## lane 1
Design asx_soupbintcp_itch, start of the top module:
module asx_soupbintcp_itch (
    input  wire        clk,
    input  wire        rst,
    input  wire        ip_payload_valid,
    input  wire [7:0]  ip_payload_data,
    input  wire        ip_payload_start,
    input  wire        ip_payload_end,
    output wire [15:0] tcp_src_port,
    output wire [15:0] tcp_dst_port,
    output wire [31:0] tcp_seq_num,
    output wire [31:0] tcp_ack_num,
    output wire [3:0] tcp_data_offset,
    output wire [7:0] tcp_flags,
    output wire [15:0] tcp_window,
    output wire tcp_flag_syn,
    output wire tcp_flag_ack,
    output wire tcp_flag_fin,
    output wire tcp_flag_rst,
    output wire tcp_flag_psh,
    output wire tcp_header_valid,
    output wire tcp_parse_error,
    output wire session_active,
    output wire [63:0] session_sequence,
    output wire [7:0] pkt_type,
    output wire pkt_type_valid,
    output wire pkt_heartbeat,
    output wire pkt_login_accepted,
    output wire pkt_login_rejected,
    output wire pkt_end_session,
    output wire [31:0] seq_data_count,
    output wire [31:0] heartbeat_count,
    output wire parse_error,
    output wire msg_valid,
    output wire [7:0] msg_type,
    output wire msg_error,
    output wire [31:0] timestamp,
    output wire [63:0] order_id,
    output wire [31:0] orderbook_id,
    output wire side,
    output wire add_order_valid,
    output wire add_order_start,
    output wire [63:0] quantity,
    output wire [31:0] price,
    output wire [15:0] order_attributes,
    output wire order_executed_valid,
    output wire [63:0] exec_quantity,
    output wire order_cancel_valid,
    output wire order_delete_valid,
    output wire order_replace_valid,
    output wire directory_valid,
    output wire system_event_valid,
    output wire [7:0] event_code,
    output wire [31:0] total_messages,
    output wire [31:0] parse_errors
);
For scale: roughly 3600 cells after synthesis, ~770 flip-flops, about 32000 um^2 of cells after synthesis.
Settings: LEC_CHECK=0, ABC_AREA=1, CAP_MARGIN=20, CORE_MARGIN=2, CORE_UTILIZATION=72, CTS_CLUSTER_DIAMETER=315, CTS_CLUSTER_SIZE=41, MAX_ROUTING_LAYER=met4, PLACE_DENSITY=0.66, SETUP_SLACK_MARGIN=0.72, SLEW_MARGIN=20; clock period 2.71 ns.
run.sh (not shown) runs the stock make flow with config.mk's settings and CLKGATE_MAP_FILE=.
Status: lane 1 FAILED at global routing (tool error)
The inputs of lane 2 differ from those of lane 1 as listed below.
# lane 1
export LEC_CHECK = 0
export ABC_AREA = 1
export CAP_MARGIN = 20
export CORE_MARGIN = 2
export CORE_UTILIZATION = 72
export CTS_CLUSTER_DIAMETER = 315
export CTS_CLUSTER_SIZE = 41
export MAX_ROUTING_LAYER = met4
export PLACE_DENSITY = 0.66
export SETUP_SLACK_MARGIN = 0.72
export SLEW_MARGIN = 20
create_clock -name core_clock -period 2.71 [get_ports {clk}]
# lane 2
export LEC_CHECK = 0
export ABC_AREA = 1
export CAP_MARGIN = 20
export CORE_MARGIN = 2
export CORE_UTILIZATION = 72
export CTS_CLUSTER_DIAMETER = 397
export SETUP_SLACK_MARGIN = 0.3
export SLEW_MARGIN = 20
create_clock -name core_clock -period 1.25 [get_ports {clk}]
Results
- FAIL lane 2 @ detailed placement: tool exited with error
- Diff lane 1 -> lane 2: number of flops mapped to enable cells by yosys stayed essentially flat; average instance area after synthesis stayed essentially flat.
- Re synthesized area: no difference whatsoever between lane 1 and lane 2.
- Any difference in post-synthesis cell type count between lane 1 and lane 2 is small enough to ignore.
- Taking lane 1 as the reference, in lane 2 complex-gate fraction of the synthesized area has remained practically unchanged; synthesized cell count has remained practically unchanged; final weighted congestion of routability-driven global placement has decreased; width of the die has remained practically unchanged; total die size has remained practically unchanged.
Edits applied to the flow inputs when going from lane 2 to lane 3:
# lane 2
export LEC_CHECK = 0
export ABC_AREA = 1
export CAP_MARGIN = 20
export CORE_MARGIN = 2
export CORE_UTILIZATION = 72
export CTS_CLUSTER_DIAMETER = 397
export SETUP_SLACK_MARGIN = 0.3
export SLEW_MARGIN = 20
create_clock -name core_clock -period 1.25 [get_ports {clk}]
# lane 3
export LEC_CHECK = 0
export CAP_MARGIN = 20
export CORE_MARGIN = 2
export CORE_UTILIZATION = 71
export SLEW_MARGIN = 20
create_clock -name core_clock -period 3.63 [get_ports {clk}]
--- outcome ---
- Lane 3 did not finish: a tool error stopped it during global routing.
- Lane 3 reports a higher mean instance size in the synthesized netlist than lane 2 does.
- Lane 3 ended up with a lower synthesized cell count than lane 2 did.
- Relative to lane 2, share of the yosys chip area belonging to registers increased by 4.5 points in lane 3.
Changes in lane 4 relative to lane 3:
# lane 3
export LEC_CHECK = 0
export CAP_MARGIN = 20
export CORE_MARGIN = 2
export CORE_UTILIZATION = 71
export SLEW_MARGIN = 20
create_clock -name core_clock -period 3.63 [get_ports {clk}]
# lane 4
export LEC_CHECK = 0
export CAP_MARGIN = 20
export CORE_MARGIN = 2
export CORE_UTILIZATION = 70
export SLEW_MARGIN = 20
create_clock -name core_clock -period 1.45 [get_ports {clk}]
Findings:
The post-synthesis chip area from yosys on lane 4 is in line with that on lane 3. Going from lane 3 to lane 4, horizontal die dimension grew slightly. Compared with lane 3, in lane 4 pre-placement core utilization went down; post-synthesis sequential area ratio flat. As far as per-instance average area after synthesis goes, lane 4 and lane 3 are indistinguishable; the numbers are identical. Summary of lane 4 over lane 3: number of unique standard cell types used by synthesis level, placer congestion estimate shows an increase of 3.1%. Lane 4 terminated abnormally: detailed placement reported DPL-0038. On post-synthesis mux area share, lane 3 tracks lane 4 almost exactly. Die area | lane 4 > lane 3.
--- input diff lane 4..lane 5 ---
# lane 4
export LEC_CHECK = 0
export CAP_MARGIN = 20
export CORE_MARGIN = 2
export CORE_UTILIZATION = 70
export SLEW_MARGIN = 20
create_clock -name core_clock -period 1.45 [get_ports {clk}]
# lane 5
export LEC_CHECK = 0
export CAP_MARGIN = 20
export CORE_MARGIN = 2
export CORE_UTILIZATION = 72
export MAX_ROUTING_LAYER = met4
export PLACE_DENSITY = 0.66
export SLEW_MARGIN = 20
create_clock -name core_clock -period 4.07 [get_ports {clk}]
Results
Lane 5 never completed; the flow aborted with a tool error in global routing.
Area after synthesis of lane 4 is on par with lane 5.
Chip area in the Yosys report: lane 4 vs lane 5, no meaningful difference
Going from lane 4 to lane 5, the die area was shrunk.
Lane 5 against lane 4: count of instantiated cells in the yosys netlist saw little to no change; core region area now sits lower; chip width now smaller.
Comparing lane 5 against lane 4, there is no change at all in synthesized cell count.
In the flow results for lane 5 and lane 4, the initial core utilization is smaller on lane 4.
In lane 5, the routability-driven placement congestion ratio came out about 0.7% below the value in lane 4.

* * *

== v36 ==
asx_soupbintcp_itch again, from the RTL that the note above started with.
Settings: LEC_CHECK=0, ABC_AREA=1, CAP_MARGIN=20, CORE_ASPECT_RATIO=1.46, CORE_MARGIN=2, CORE_UTILIZATION=62, CTS_CLUSTER_DIAMETER=75, SLEW_MARGIN=20; clock period 2.51 ns.
What the final checks of v36 revealed, after a flow that finished every stage, was a layout that fails on negative setup slack.
For v8, these inputs were changed with respect to v36:
--- a/flow/config.mk
+++ b/flow/config.mk
@@ -7,8 +7,5 @@
 export LEC_CHECK = 0
-export ABC_AREA = 1
 export CAP_MARGIN = 20
-export CORE_ASPECT_RATIO = 1.46
 export CORE_MARGIN = 2
-export CORE_UTILIZATION = 62
-export CTS_CLUSTER_DIAMETER = 75
+export CORE_UTILIZATION = 40
 export SLEW_MARGIN = 20
==> flow/constraint.sdc <==
create_clock -name core_clock -period 3.63 [get_ports {clk}]
set_input_delay 0.7260 -clock core_clock [delete_from_list [all_inputs] [get_ports {clk}]]
set_output_delay 0.7260 -clock core_clock [all_outputs]
set_load 0.01 [all_outputs]
==> results <==
v8 reached the final stage; the timing, DRC and antenna checks on its layout passed. v8 vs. v36: hold-fix buffer count after cts now sits at about the same level, routed wire length fell by 13%, share of power burned in the clock network went up by 5.2 points. Changes observed in v8 relative to v36: number of non-clock buffers in the layout down about 8%; footprint of the multi-input gates down 0.0011 mm2. Against v36 as the reference, v8 delivers a lower die height. v36 → v8: combinational fraction of the cell area down 1.4 points, placer congestion estimate lower, setup slack after layout moved up.
--- input diff v8..v53 ---
--- a/flow/config.mk
+++ b/flow/config.mk
@@ -8,4 +8,5 @@
 export CAP_MARGIN = 20
+export CORE_ASPECT_RATIO = 0.5
 export CORE_MARGIN = 2
-export CORE_UTILIZATION = 40
+export CORE_UTILIZATION = 62
 export SLEW_MARGIN = 20
==> flow/constraint.sdc <==
create_clock -name core_clock -period 2.51 [get_ports {clk}]
set_input_delay 0.5020 -clock core_clock [delete_from_list [all_inputs] [get_ports {clk}]]
set_output_delay 0.5020 -clock core_clock [all_outputs]
set_load 0.01 [all_outputs]
--- outcome ---
Of v53 and v8, it is v53 that has the higher clock latency reported for the late side of the worst-skew pair.
Relative to v8, the power in sequential cells of v53 is higher by 44%.
No crash in v53: every stage finished, but the layout fails its final checks due to negative setup slack.
[v53 vs v8] worst setup timing slack at the placement stage: lower in v53
Per the comparison of v53 with v8, areal power density over the cells went up about 30%; area of all placed cells without fillers went up; layout net count now larger.
The inputs of v39 differ from those of v53 as listed below.
--- a/flow/config.mk
+++ b/flow/config.mk
@@ -7,6 +7,7 @@
 export LEC_CHECK = 0
+export ABC_AREA = 1
 export CAP_MARGIN = 20
-export CORE_ASPECT_RATIO = 0.5
 export CORE_MARGIN = 2
-export CORE_UTILIZATION = 62
+export CORE_UTILIZATION = 72
+export CTS_CLUSTER_DIAMETER = 397
 export SLEW_MARGIN = 20
==> flow/constraint.sdc <==
create_clock -name core_clock -period 1.45 [get_ports {clk}]
set_input_delay 0.2900 -clock core_clock [delete_from_list [all_inputs] [get_ports {clk}]]
set_output_delay 0.2900 -clock core_clock [all_outputs]
set_load 0.01 [all_outputs]
==> comparison <==
- Floorplan die width (v39 over v53): decrease, 32%
- Taking v53 over v39, the mean instance size in the synthesized netlist ratio works out to 1.2.
- Floorplan die area (v39 vs. v53) decreases by a little under 10%
- Weighted congestion reported at the end of routability-driven placement: v39 and v53 compared, higher one is v39
- Seen in the log of v39: DPL-0038 during detailed placement, after which the run never completed.
- Looking only at post-synthesis chip area from yosys, and setting everything else aside, the higher value of v39 and v53 goes to v39.
- Effective utilization at floorplan for v39: 9.5 points up relative to v53
- In terms of area share of fa/ha/maj cells after synthesis, v53 and v39 differ only marginally.
- Against v53, die outline height in v39 rose by more than a quarter.
- Total of buffers placed on input and output ports: v53 vs v39 identical
Power is estimated from default activity; no workload was simulated.
